Setup of run A:
Design lab1, start of the top module:
module lab1 #
(
	parameter WIDTHIN = 16,		 
	parameter WIDTHOUT = 32,	 
	parameter [WIDTHIN-1:0] A0 = 16'b01_00000000000000,  
	parameter [WIDTHIN-1:0] A1 = 16'b01_00000000000000,  
	parameter [WIDTHIN-1:0] A2 = 16'b00_10000000000000,  
	parameter [WIDTHIN-1:0] A3 = 16'b00_00101010101010,  
	parameter [WIDTHIN-1:0] A4 = 16'b00_00001010101010,  
	parameter [WIDTHIN-1:0] A5 = 16'b00_00000010001000   
)
(
	input clk,
	input reset,	
	input i_valid,
	input i_ready,
	output o_valid,
	output o_ready,
	input [WIDTHIN-1:0] i_x,
	output [WIDTHOUT-1:0] o_y
);
==> flow/config.mk <==
export PLATFORM = sky130hd
export DESIGN_NAME = lab1
export DESIGN_NICKNAME = lab1
export VERILOG_FILES = /design/flow/design.v
export SDC_FILE = /design/flow/constraint.sdc
export NUM_CORES = 4
export LEC_CHECK = 0
export ABC_AREA = 1
export CAP_MARGIN = 20
export CELL_PAD_IN_SITES_DETAIL_PLACEMENT = 1
export CELL_PAD_IN_SITES_GLOBAL_PLACEMENT = 1
export CORE_ASPECT_RATIO = 0.52
export CORE_MARGIN = 4
export CORE_UTILIZATION = 16
export CTS_CLUSTER_SIZE = 25
export MIN_ROUTING_LAYER = met2
export SLEW_MARGIN = 20
==> flow/constraint.sdc <==
create_clock -name core_clock -period 8.72 [get_ports {clk}]
set_input_delay 1.7440 -clock core_clock [delete_from_list [all_inputs] [get_ports {clk}]]
set_output_delay 1.7440 -clock core_clock [all_outputs]
set_load 0.01 [all_outputs]
run.sh (not shown) runs the stock make flow with config.mk's settings and CLKGATE_MAP_FILE=.
What run B does differently from run A at the input level:
diff --git a/flow/config.mk b/flow/config.mk
--- a/flow/config.mk
+++ b/flow/config.mk
@@ -9 +9 @@
-export CAP_MARGIN = 20
+export CAP_MARGIN = 15
@@ -12,3 +12,3 @@
-export CORE_ASPECT_RATIO = 0.52
-export CORE_MARGIN = 4
-export CORE_UTILIZATION = 16
+export CORE_ASPECT_RATIO = 1.17
+export CORE_MARGIN = 10
+export CORE_UTILIZATION = 34
@@ -15,0 +16,2 @@
+export HOLD_SLACK_MARGIN = 0.19
+export MAX_ROUTING_LAYER = met4
@@ -17,0 +20 @@
+export TNS_END_PERCENT = 35
Results
- Between run A and run B, the fraction of area in clock buffers and inverters does not differ in any meaningful way.
- The lower initial core utilization of run A and run B is in run A.
- NOTE: synthesis-to-layout area growth in run B falls short of that of run A
- Run B reports a higher core occupancy in the finished layout than run A does.
- Summary: with run A as the reference, total die size in run B moved down by more than a quarter.
- met3 layer wire length in the routed design went down by more than a quarter going from run A to run B.
- Going from run A to run B, via count shrank by a few percent.
- Run A vs run B, top layer reached by signal wires: met5 vs met4
- In run B relative to run A, final area had gone down by a few percent.
#### Input delta (run C over run B)
==> flow/config.mk <==
export PLATFORM = sky130hd
export DESIGN_NAME = lab1
export DESIGN_NICKNAME = lab1
export VERILOG_FILES = /design/flow/design.v
export SDC_FILE = /design/flow/constraint.sdc
export NUM_CORES = 4
export LEC_CHECK = 0
export CAP_MARGIN = 10
export CORE_MARGIN = 2
export CORE_UTILIZATION = 72
export CTS_CLUSTER_SIZE = 37
export SETUP_SLACK_MARGIN = 0.9
export SLEW_MARGIN = 20
==> flow/constraint.sdc <==
create_clock -name core_clock -period 6.45 [get_ports {clk}]
set_input_delay 1.2900 -clock core_clock [delete_from_list [all_inputs] [get_ports {clk}]]
set_output_delay 1.2900 -clock core_clock [all_outputs]
set_load 0.01 [all_outputs]
==> results <==
For count of vias placed by the detailed router, dividing the value from run C by the value from run B gives 0.71.
Run C ran in full, but the layout does not pass; the checks complain about negative setup slack.
Going from run B to run C, area of the core went down by 56%, clock-buffer cell count down 3, post-place setup slack down 1940 ps.
## Diff of input files: run D against run C
diff --git a/flow/config.mk b/flow/config.mk
--- a/flow/config.mk
+++ b/flow/config.mk
@@ -8 +8 @@
-export CAP_MARGIN = 10
+export CAP_MARGIN = 20
@@ -10,3 +10 @@
-export CORE_UTILIZATION = 72
-export CTS_CLUSTER_SIZE = 37
-export SETUP_SLACK_MARGIN = 0.9
+export CORE_UTILIZATION = 59
==> flow/constraint.sdc <==
create_clock -name core_clock -period 5.45 [get_ports {clk}]
set_input_delay 1.0900 -clock core_clock [delete_from_list [all_inputs] [get_ports {clk}]]
set_output_delay 1.0900 -clock core_clock [all_outputs]
set_load 0.01 [all_outputs]
--- outcome ---
- Although run D finished all stages, its layout failed final checks on negative setup slack.
- Re average cell area after synthesis: no difference whatsoever between run D and run C.
- Run D leaves less setup margin than run C.
- Run D against run C: final weighted congestion in routability-driven placement saw little to no change; met2 routed wirelength saw a decrease.
- Run D vs run C — total instance count after detailed placement climbed by a few percent
- Via count in run D is 3352 lower than in run C
[inputs] run E vs run D
diff --git a/flow/config.mk b/flow/config.mk
--- a/flow/config.mk
+++ b/flow/config.mk
@@ -7,0 +8 @@
+export ABC_AREA = 1
@@ -8,0 +10,3 @@
+export CELL_PAD_IN_SITES_DETAIL_PLACEMENT = 0
+export CELL_PAD_IN_SITES_GLOBAL_PLACEMENT = 3
+export CORE_ASPECT_RATIO = 0.81
@@ -10 +14,2 @@
-export CORE_UTILIZATION = 59
+export CORE_UTILIZATION = 30
+export PLACE_DENSITY_LB_ADDON = 0.07
@@ -11,0 +17 @@
+export TNS_END_PERCENT = 5
==> flow/constraint.sdc <==
create_clock -name core_clock -period 7.82 [get_ports {clk}]
set_input_delay 1.5640 -clock core_clock [delete_from_list [all_inputs] [get_ports {clk}]]
set_output_delay 1.5640 -clock core_clock [all_outputs]
set_load 0.01 [all_outputs]
[summary]
- Of run D and run E, just one finished clean: run E.
- Finished, but not clean: run D, with negative setup slack.
- Summary: with run D as the reference, post-route standard cell area excluding fillers in run E moved down by a few percent.
- Wire length of the first global-routing pass was lower in the run labelled run D.
- Taking run D as the reference, in run E worst setup slack after layout grew by 1920 ps.
- Run D -> run E: number of nets in the layout increased by more than 10%

* * *

== job 7036 ==
Starting RTL as in the previous note.
Settings: LEC_CHECK=0, CAP_MARGIN=10, CORE_MARGIN=2, CORE_UTILIZATION=72, CTS_CLUSTER_SIZE=37, SETUP_SLACK_MARGIN=-0.62, SLEW_MARGIN=20; clock period 6.45 ns.
Finished, but not clean: job 7036, with setup timing.
Here is what was changed in the inputs of job 6442 compared with job 7036.
# job 7036
export LEC_CHECK = 0
export CAP_MARGIN = 10
export CORE_MARGIN = 2
export CORE_UTILIZATION = 72
export CTS_CLUSTER_SIZE = 37
export SETUP_SLACK_MARGIN = -0.62
export SLEW_MARGIN = 20
create_clock -name core_clock -period 6.45 [get_ports {clk}]
# job 6442
export LEC_CHECK = 0
export CAP_MARGIN = 5
export CORE_MARGIN = 2
export CORE_UTILIZATION = 72
export CTS_CLUSTER_SIZE = 15
export SETUP_SLACK_MARGIN = 0.94
export SLEW_MARGIN = 20
export TNS_END_PERCENT = 95
create_clock -name core_clock -period 7.11 [get_ports {clk}]
## What came out
- Job 6442 finished all stages; layout check result: FAIL, due to setup timing.
- In the tables for job 7036 and job 6442, total wire length after detailed routing reads lower with job 7036.
- Run comparison: job 7036 cell with the largest stage delay on the worst path sky130_fd_sc_hd__fa_2; job 6442 cell with the largest stage delay on the worst path sky130_fd_sc_hd__edfxtp_1
- Compared with job 7036, non-clock buffer count in job 6442 decreased by more than a quarter.
- Compared with job 7036, in job 6442 part of the cycle the worst path needs lost 14 points; post-DP HPWL has decreased; number of clock buffers in the layout grew by 8.3%.
What job 3678 does differently from job 6442 at the input level:
# job 6442
export LEC_CHECK = 0
export CAP_MARGIN = 5
export CORE_MARGIN = 2
export CORE_UTILIZATION = 72
export CTS_CLUSTER_SIZE = 15
export SETUP_SLACK_MARGIN = 0.94
export SLEW_MARGIN = 20
export TNS_END_PERCENT = 95
create_clock -name core_clock -period 7.11 [get_ports {clk}]
# job 3678
export LEC_CHECK = 0
export CAP_MARGIN = 20
export CORE_MARGIN = 2
export CORE_UTILIZATION = 72
export CTS_CLUSTER_DIAMETER = 213
export PLACE_DENSITY_LB_ADDON = 0.0
export SETUP_SLACK_MARGIN = 2.0
export SLEW_MARGIN = 20
create_clock -name core_clock -period 6.92 [get_ports {clk}]
Notes after the runs:
The flow completed for job 3678, but it is not clean: the layout still shows setup timing. Job 6442 -> job 3678: routed wire length increased by more than 10%. Of the two values seen for capturing element of the worst setup path, F3[24] was produced by job 3678 and y_Q[31] by job 6442. [job 3678] share of the final layout cell area in multi-input gates fell 1.0 points relative to job 6442. Density: job 3678 denser than job 6442. Of job 6442 and job 3678, job 6442 shows the higher worst setup slack, with job 3678 below it. Looking at detailed-routed wire length on met3, job 3678 sits 10000 microns above job 6442. The final hold violation count on job 6442 is in line with that on job 3678. Re area share of xor/xnor cells in the synthesized design: no difference whatsoever between job 3678 and job 6442.
### job 3678 -> job 5963
# job 3678
export LEC_CHECK = 0
export CAP_MARGIN = 20
export CORE_MARGIN = 2
export CORE_UTILIZATION = 72
export CTS_CLUSTER_DIAMETER = 213
export PLACE_DENSITY_LB_ADDON = 0.0
export SETUP_SLACK_MARGIN = 2.0
export SLEW_MARGIN = 20
create_clock -name core_clock -period 6.92 [get_ports {clk}]
# job 5963
export LEC_CHECK = 0
export CAP_MARGIN = 20
export CORE_MARGIN = 2
export CORE_UTILIZATION = 40
export SLEW_MARGIN = 20
create_clock -name core_clock -period 7.83 [get_ports {clk}]
Job 5963 went all the way through the flow, and no timing, DRC or antenna check failed.
Going from job 3678 to job 5963, the via count normalized by instance count was found to have gone down by 19%.
Compared with job 3678, number of global-route vias before repair in job 5963 decreased by more than 10%.
Critical path depth for job 5963: 2 down relative to job 3678

* * *

Starting RTL as in the previous note.
clock: 6.91 ns
lec_check: 0
cap_margin: 20
cell_pad_in_sites_detail_placement: 0
cell_pad_in_sites_global_placement: 0
core_margin: 2
core_utilization: 70
cts_cluster_size: 52
gpl_routability_driven: 1
max_routing_layer: met4
place_density_lb_addon: 0.01
slew_margin: 5
The baseline completed, yet does not pass: setup timing.
Edit:
==> flow/config.mk (replaced) <==
export PLATFORM = sky130hd
export DESIGN_NAME = lab1
export DESIGN_NICKNAME = lab1
export VERILOG_FILES = /design/flow/design.v
export SDC_FILE = /design/flow/constraint.sdc
export NUM_CORES = 4
export LEC_CHECK = 0
export CAP_MARGIN = 20
export CORE_MARGIN = 2
export CORE_UTILIZATION = 40
export SETUP_SLACK_MARGIN = 2.28
export SLEW_MARGIN = 20
==> flow/constraint.sdc (replaced) <==
create_clock -name core_clock -period 7.83 [get_ports {clk}]
set_input_delay 1.5660 -clock core_clock [delete_from_list [all_inputs] [get_ports {clk}]]
set_output_delay 1.5660 -clock core_clock [all_outputs]
set_load 0.01 [all_outputs]
Result:
- Now the flow passed the timing, DRC and antenna checks
- first-iteration DRC count shrinks by 27%
- hold slack is better by 0.0031 ns
- non-clock buffer count shrinks by 132
- via count shrinks by 4.0%
Edit:
--- a/flow/config.mk
+++ b/flow/config.mk
@@ -6,7 +6,7 @@
 export NUM_CORES = 4
 export LEC_CHECK = 0
-export CAP_MARGIN = 20
+export CAP_MARGIN = 10
 export CORE_MARGIN = 2
-export CORE_UTILIZATION = 40
-export SETUP_SLACK_MARGIN = 2.28
+export CORE_UTILIZATION = 72
+export CTS_CLUSTER_SIZE = 37
 export SLEW_MARGIN = 20
==> flow/constraint.sdc (replaced) <==
create_clock -name core_clock -period 6.45 [get_ports {clk}]
set_input_delay 1.2900 -clock core_clock [delete_from_list [all_inputs] [get_ports {clk}]]
set_output_delay 1.2900 -clock core_clock [all_outputs]
set_load 0.01 [all_outputs]
Result: This time the run completed and failed the layout checks on setup timing. Sequential share of layout area increases by 0.13 points. Routed wire length is higher by about 5.5%. Count of clock-buffer cells in the layout went down by 3. Design area falls by about 1.5%. Synthesized area stays the same. Register-to-register slack got worse by 1.4 ns. Via count is higher by 7.0%.

* * *

lab1 again, from the RTL that the note above started with.
export LEC_CHECK = 0
export ABC_AREA = 0
export CAP_MARGIN = 20
export CELL_PAD_IN_SITES_DETAIL_PLACEMENT = 1
export CELL_PAD_IN_SITES_GLOBAL_PLACEMENT = 1
export CORE_ASPECT_RATIO = 0.81
export CORE_MARGIN = 9
export CORE_UTILIZATION = 30
export CTS_CLUSTER_SIZE = 95
export GPL_ROUTABILITY_DRIVEN = 0
export MAX_ROUTING_LAYER = met5
export PLACE_DENSITY_LB_ADDON = 0.07
export SETUP_SLACK_MARGIN = -0.18
export SLEW_MARGIN = 5
export TNS_END_PERCENT = 5
create_clock -name core_clock -period 7.82 [get_ports {clk}]
The starting point passed the timing, DRC and antenna checks.
Rerun with:
ABC_AREA = unset   (was 0)
CELL_PAD_IN_SITES_DETAIL_PLACEMENT = unset   (was 1)
CELL_PAD_IN_SITES_GLOBAL_PLACEMENT = unset   (was 1)
CORE_ASPECT_RATIO = unset   (was 0.81)
CORE_MARGIN = 2   (was 9)
CORE_UTILIZATION = 53   (was 30)
CTS_CLUSTER_SIZE = unset   (was 95)
GPL_ROUTABILITY_DRIVEN = unset   (was 0)
MAX_ROUTING_LAYER = unset   (was met5)
PLACE_DENSITY_LB_ADDON = unset   (was 0.07)
SETUP_SLACK_MARGIN = unset   (was -0.18)
SLEW_MARGIN = 20   (was 5)
TNS_END_PERCENT = unset   (was 5)
clock period = 7.83 ns   (was 7.82 ns; I/O delays follow)
Fmax rose by 1.2%.
Sequential share of layout area rose by 0.22 points.
Worst setup slack gains 0.10 ns.
Worst hold slack loses 0.014 ns.
Clock-buffer cell count rose by 7.
Non-clock buffer count fell by 32.
Via count rose by about 0.7%.
Wire length fell by about 20%.
First-iteration DRC count rose by 42%.
Rerun with:
CORE_UTILIZATION = 72   (was 53)
CTS_CLUSTER_DIAMETER = 272   (was unset)
CTS_CLUSTER_SIZE = 34   (was unset)
PLACE_DENSITY = 0.95   (was unset)
SETUP_SLACK_MARGIN = -0.51   (was unset)
clock period = 4.99 ns   (was 7.83 ns; I/O delays follow)
The new run failed in global routing with GRT-0116.
Synthesized cell count is unchanged.
Die size falls by 26%.
Synthesized area is unchanged.
Rerun with:
CAP_MARGIN = 10   (was 20)
CTS_CLUSTER_DIAMETER = 79   (was 272)
CTS_CLUSTER_SIZE = 25   (was 34)
MAX_ROUTING_LAYER = met4   (was unset)
PLACE_DENSITY = unset   (was 0.95)
SETUP_SLACK_MARGIN = -0.47   (was -0.51)
SLEW_MARGIN = 40   (was 20)
clock period = 6.55 ns   (was 4.99 ns; I/O delays follow)
What happened:
- The changed run reached the layout checks and failed them: negative setup slack
- synthesized cell count does not change
- die size stays the same
- synthesized area is unchanged
Rerun with:
CAP_MARGIN = 20   (was 10)
CTS_CLUSTER_DIAMETER = unset   (was 79)
CTS_CLUSTER_SIZE = unset   (was 25)
MAX_ROUTING_LAYER = unset   (was met4)
PLACE_DENSITY_LB_ADDON = 0.0   (was unset)
SETUP_SLACK_MARGIN = 1.82   (was -0.47)
SLEW_MARGIN = 20   (was 40)
clock period = 7.8 ns   (was 6.55 ns; I/O delays follow)
The new run completed without violations.
Cell area increases by about 3.6%.
Routed wire length increases by 26%.
Count of clock-buffer cells in the layout increases by 7.
Setup slack gains 0.97 ns.
Cell count decreases by about 0.9%.
Core utilization increases by 3.0 points.
Die size is unchanged.
Rerun with:
CAP_MARGIN = 15   (was 20)
CTS_CLUSTER_DIAMETER = 213   (was unset)
MAX_ROUTING_LAYER = met4   (was unset)
PLACE_DENSITY_LB_ADDON = unset   (was 0.0)
SETUP_SLACK_MARGIN = unset   (was 1.82)
clock period = 6.72 ns   (was 7.8 ns; I/O delays follow)
After rerunning:
- The changed run finished but failed the layout checks on negative setup slack
- utilization increases by 0.10 points
- setup slack is worse by 0.97 ns
- clock skew is lower by 0.028 ns
- routed wire length came out lower by 8.5%
- final area stays flat
- critical path depth stays the same
- maximum frequency went up by 1.5%
